## k580vm80a
module k580vm80a
(
   input         pin_clk,        
   input         pin_f1,         
   input         pin_f2,         
   input         pin_reset,      
   output [15:0] pin_a,          
   output  [7:0] pin_dout,       
   input   [7:0] pin_din,        
   output        pin_aena,       
   output        pin_dena,       
   input         pin_hold,      
   output        pin_hlda,      
   input         pin_ready,     
   output        pin_wait,      
   input         pin_int,       
   output        pin_inte,      
   output        pin_sync,      
   output        pin_dbin,      
   output        pin_wr_n
);
clock: 6.51 ns
lec_check: 0
cap_margin: 25
cell_pad_in_sites_detail_placement: 0
core_margin: 9
core_utilization: 15
cts_cluster_size: 81
hold_slack_margin: -0.07
max_routing_layer: met4
min_routing_layer: met2
place_density_lb_addon: 0.17
setup_slack_margin: -0.13
slew_margin: 20
tns_end_percent: 95
run.sh (not shown) runs the stock make flow with config.mk's settings and CLKGATE_MAP_FILE=.
The baseline completed without violations.
Then changed:
- ABC_AREA: unset -> 1
- CAP_MARGIN: 25 -> 20
- CELL_PAD_IN_SITES_DETAIL_PLACEMENT: 0 -> unset
- CORE_MARGIN: 9 -> 2
- CORE_UTILIZATION: 15 -> 31
- CTS_CLUSTER_SIZE: 81 -> unset
- HOLD_SLACK_MARGIN: -0.07 -> unset
- MIN_ROUTING_LAYER: met2 -> unset
- PLACE_DENSITY_LB_ADDON: 0.17 -> unset
- SETUP_SLACK_MARGIN: -0.13 -> unset
- SLEW_MARGIN: 20 -> 40
- TNS_END_PERCENT: 95 -> unset
- clock period: 6.51 -> 4.55 ns (I/O delays scaled with it)
Result: The new run passed the timing, DRC and antenna checks. Total power rises by about 26%. Critical path depth grows by 8. Flip-flop count does not change. Routed wire length went down by 34%. Via count is lower by 33%. Clock-buffer cell count is lower by 6. Cell area fell by 9.8%. Non-clock buffer count grows by 12.
Then changed:
- ABC_AREA: 1 -> unset
- CORE_UTILIZATION: 31 -> 71
- CTS_CLUSTER_DIAMETER: unset -> 212
- MAX_ROUTING_LAYER: met4 -> unset
- SLEW_MARGIN: 40 -> 20
- clock period: 4.55 -> 5.41 ns (I/O delays scaled with it)
Final area is higher slightly.
Power is lower by roughly a tenth.
Combinational power is lower by a few percent.
Routed wire length is higher by about a fifth.
Core utilization is higher by 44 points.
Clock power is lower by roughly a tenth.
Then changed:
- CORE_UTILIZATION: 71 -> 40
- CTS_CLUSTER_DIAMETER: 212 -> unset
- clock period: 5.41 -> 8.58 ns (I/O delays scaled with it)
=>
- The changed run completed without violations
- synthesized area stays the same
- combinational power fell by well over a third
- utilization decreases by 36 points
- global-route usage goes down by 22 points
- sequential power came out lower by well over a third
Then changed:
- CORE_UTILIZATION: 40 -> 68
- CTS_CLUSTER_SIZE: unset -> 29
- clock period: 8.58 -> 3.73 ns (I/O delays scaled with it)
=>
- The changed run reached the layout checks and failed them: negative setup slack
- fmax rose by 37%
- worst hold slack improved by 8.6 ps
- combinational power rose to 3.8 times its value
- clock-buffer cell count stays the same
- total power rose to 2.5 times its value
- sequential share of layout area fell by 6.3 points
- global-route usage rose by 27 points
- critical path depth rose by 4
- wire length rose by 31%
- flip-flop count is unchanged
- worst setup slack got worse by 3200 ps
Then changed:
- CORE_UTILIZATION: 68 -> 40
- CTS_CLUSTER_SIZE: 29 -> unset
- clock period: 3.73 -> 6.48 ns (I/O delays scaled with it)
Effect: With this change the flow completed without violations; register-to-register slack improves by 1200 ps; design area drops by roughly a tenth; global-route usage went down by 26 points; cell count shrinks slightly; combinational power goes down by well over a third.

========
Starting RTL as in the previous note.
Design k580vm80a, start of the top module:
module k580vm80a
(
   input         pin_clk,        
   input         pin_f1,         
   input         pin_f2,         
   input         pin_reset,      
   output [15:0] pin_a,          
   output  [7:0] pin_dout,       
   input   [7:0] pin_din,        
   output        pin_aena,       
   output        pin_dena,       
   input         pin_hold,      
   output        pin_hlda,      
   input         pin_ready,     
   output        pin_wait,      
   input         pin_int,       
   output        pin_inte,      
   output        pin_sync,      
   output        pin_dbin,      
   output        pin_wr_n
);
==> flow/config.mk <==
export PLATFORM = sky130hd
export DESIGN_NAME = k580vm80a
export DESIGN_NICKNAME = k580vm80a
export VERILOG_FILES = /design/flow/design.v
export SDC_FILE = /design/flow/constraint.sdc
export NUM_CORES = 4
export LEC_CHECK = 0
export ABC_AREA = 1
export CAP_MARGIN = 20
export CELL_PAD_IN_SITES_GLOBAL_PLACEMENT = 2
export CORE_ASPECT_RATIO = 0.97
export CORE_MARGIN = 3
export CORE_UTILIZATION = 62
export MAX_ROUTING_LAYER = met5
export SLEW_MARGIN = 20
==> flow/constraint.sdc <==
create_clock -name core_clock -period 3.88 [get_ports {pin_clk}]
set_input_delay 0.7760 -clock core_clock [delete_from_list [all_inputs] [get_ports {pin_clk}]]
set_output_delay 0.7760 -clock core_clock [all_outputs]
set_load 0.01 [all_outputs]
The first run did not get past 3_1_place_gp_skip_io (GPL-0301).
Change:
Settings changed: CELL_PAD_IN_SITES_GLOBAL_PLACEMENT 2 to not set, CORE_ASPECT_RATIO 0.97 to not set, CORE_MARGIN 3 to 2, CORE_UTILIZATION 62 to 40, MAX_ROUTING_LAYER met5 to met4.
Clock period 3.88 ns to 8.0 ns, I/O delays scaled along.
What happened: The changed run completed without violations. Synthesized area does not change. Die size increases by well over a third. Synthesized cell count stays the same.
Change:
Settings changed: CORE_UTILIZATION 40 to 66, MAX_ROUTING_LAYER met4 to not set.
Clock period 8.0 ns to 3.6 ns, I/O delays scaled along.
Outcome:
- The new run finished but failed the layout checks on setup timing
- worst hold slack gets better by 19 ps
- via count increases by 36%
- setup slack gets worse by 3700 ps
- power increases to 2.5 times its value
- non-clock buffer count increases by 235
- core utilization increases by 43 points
Change:
Settings changed: CORE_UTILIZATION 66 to 72, CTS_CLUSTER_DIAMETER set to 398, SETUP_SLACK_MARGIN set to 0.25.
With this change the flow aborted during 5_1_grt.
Area after synthesis is unchanged.
Die area is lower by 8.1%.
Synthesized cell count does not change.

========
k580vm80a again, from the RTL that the note above started with.
Settings: LEC_CHECK=0, ABC_AREA=1, CAP_MARGIN=20, CORE_MARGIN=2, CORE_UTILIZATION=68, CTS_CLUSTER_DIAMETER=33, CTS_CLUSTER_SIZE=45, PLACE_DENSITY_LB_ADDON=0.07, SETUP_SLACK_MARGIN=1.06, SLEW_MARGIN=20; clock period 3.6 ns.
The first run died in 5_1_grt, error GRT-0116.
Change:
CORE_UTILIZATION = 66   (was 68)
CTS_CLUSTER_DIAMETER = unset   (was 33)
CTS_CLUSTER_SIZE = 71   (was 45)
PLACE_DENSITY_LB_ADDON = unset   (was 0.07)
SETUP_SLACK_MARGIN = unset   (was 1.06)
clock period = 3.75 ns   (was 3.6 ns; I/O delays follow)
What happened: The new run finished with setup timing left; die area is higher by 2.9%; synthesized cell count stays the same; synthesized area does not change.
Change:
CORE_UTILIZATION = 72   (was 66)
CTS_CLUSTER_SIZE = 14   (was 71)
clock period = 3.84 ns   (was 3.75 ns; I/O delays follow)
Effect: With this change the flow ended with an error in 5_1_grt; die size went down by 8.1%; area after synthesis is unchanged; synthesized cell count does not change.
Change:
ABC_AREA = unset   (was 1)
CORE_UTILIZATION = 40   (was 72)
CTS_CLUSTER_SIZE = unset   (was 14)
SETUP_SLACK_MARGIN = 1.08   (was unset)
clock period = 6.48 ns   (was 3.84 ns; I/O delays follow)
Outcome:
- The changed run went through all stages and came out clean
- synthesized area goes up by 7.2%
- synthesized cell count goes down by 3.3%
- die area goes up by 90%
Change:
ABC_AREA = 1   (was unset)
CORE_UTILIZATION = 66   (was 40)
CTS_CLUSTER_SIZE = 71   (was unset)
SETUP_SLACK_MARGIN = unset   (was 1.08)
TNS_END_PERCENT = 75   (was unset)
clock period = 3.6 ns   (was 6.48 ns; I/O delays follow)
What happened:
- Now the flow produced a layout that fails on setup timing
- clock skew went up by 6.3 ps
- cell area is higher by a few percent
- cell count increases by a few percent
- critical path depth rose by 11
- wire length increases by roughly a tenth
- worst setup slack got worse by 2000 ps
- synthesized cell count rose by a few percent
Power and IR drop assume default switching activity.
